==> inputs of branch fjord <==
## cpu_v
module  cpu_v(wire_clock, wire_reset, bus_RAM_DATA_IN,bus_RAM_DATA_OUT,bus_RAM_ADDRESS,wire_RW, bus_keyboard, videoflag, bus_vga_pos, bus_vga_char,data_debug, led);
make LEC_CHECK=0 ABC_AREA=1 CAP_MARGIN=20 CORE_MARGIN=2 CORE_UTILIZATION=72 CTS_CLUSTER_DIAMETER=234 MAX_ROUTING_LAYER=met4 SLEW_MARGIN=20 finish   # period 21.8 ns
run.sh (not shown) runs the stock make flow with config.mk's settings and CLKGATE_MAP_FILE=.
==> branch tundra: changes against branch fjord <==
--- a/flow/config.mk
+++ b/flow/config.mk
@@ -6,9 +6,9 @@
 export NUM_CORES = 4
 export LEC_CHECK = 0
-export ABC_AREA = 1
 export CAP_MARGIN = 20
 export CORE_MARGIN = 2
-export CORE_UTILIZATION = 72
-export CTS_CLUSTER_DIAMETER = 234
+export CORE_UTILIZATION = 68
+export CTS_CLUSTER_SIZE = 34
 export MAX_ROUTING_LAYER = met4
+export SETUP_SLACK_MARGIN = 4.88
 export SLEW_MARGIN = 20
==> flow/constraint.sdc (replaced) <==
create_clock -name core_clock -period 25.9 [get_ports {wire_clock}]
set_input_delay 5.1800 -clock core_clock [delete_from_list [all_inputs] [get_ports {wire_clock}]]
set_output_delay 5.1800 -clock core_clock [all_outputs]
set_load 0.01 [all_outputs]
==> impl_metrics.sql <==
-- implementation run metrics
INSERT INTO impl_metrics (metric_group, metric, value, unit) VALUES
('yosys', 'synth_adder_area_share', '19.7', '%'),
('grt', 'global_route.usage.met2', '83.0', '%'),
('grt', 'grt_util_met1', '63.5', '%'),
('place', 'dp.final_hpwl', '130000', 'um'),
('yosys', 'ys_sh_mux', '9.06', '%'),
('timing', 'finalWorstSetupSlack', '-2.00', 'ns'),
('status', 'check.faults', 'max-capacitance violations, max-slew violations, negative setup slack', ''),
('clocking', 'cts_resized', '251', ''),
('timing', 'maxSlewViolCount', '6', ''),
('yosys', 'post_synth.cell_area_avg', '8.63', 'um^2'),
('yosys', 'synth.cellmix.compoundShare', '19.9', '%'),
('timing', 'count_of_endpoints_failing_setup_in_the_final_report', '17', ''),
('yosys', 'yosys-top-cells-count', 'nand2_1, nor2_1, inv_1, ha_1, a21oi_1', ''),
('job', 'maxCapViolCount', '1', ''),
('grt', 'globalRoute.totalOverflow', '0', ''),
('yosys', 'synth.distinct_cells', '107', ''),
('status', 'run_status', 'finished with violations', '');
[end of results for branch tundra]
==> impl_metrics.sql <==
-- flow metrics import
INSERT INTO impl_metrics (metric_group, metric, value, unit) VALUES
('status', 'run_status', 'aborted with a tool error', ''),
('status', 'lastStage', '5_1_grt', ''),
('status', 'error_message', '[ERROR GRT-0232] Routing congestion too high. Check the congestion heatmap in the GUI.', ''),
('grt', 'total_routing_resource_utilization_after_global_routing', '94.0', '%'),
('yosys', 'synthTopLogicFamily', 'simple AND/OR/NAND/NOR gates', ''),
('grt', 'globalRoute.totalOverflow', '3196', ''),
('clocking', 'cts_resized', '257', ''),
('yosys', 'synth_adder_area_share', '19.4', '%'),
('clocking', 'htreeDepth', '2', ''),
('yosys', 'post_synth.cell_area_avg', '7.11', 'um^2'),
('grt', 'global_route.usage.met2', '112', '%'),
('yosys', 'ys_sh_mux', '0.291', '%'),
('clocking', 'maximum_clock_insertion_buffer_count', '3', ''),
('grt', 'grt_util_met1', '89.6', '%'),
('yosys', 'synth.cellmix.compoundShare', '19.4', '%'),
('clocking', 'postCtsSetupBuffers', '95', ''),
('yosys', 'synth.distinct_cells', '81', ''),
('yosys', 'yosys-top-cells-count', 'nand2_1, inv_1, o21ai_0, a21oi_1, nor2_1', ''),
('place', 'dp.final_hpwl', '126000', 'um'),
('yosys', 'ys.flops', '362', '');
[end of results for branch fjord]
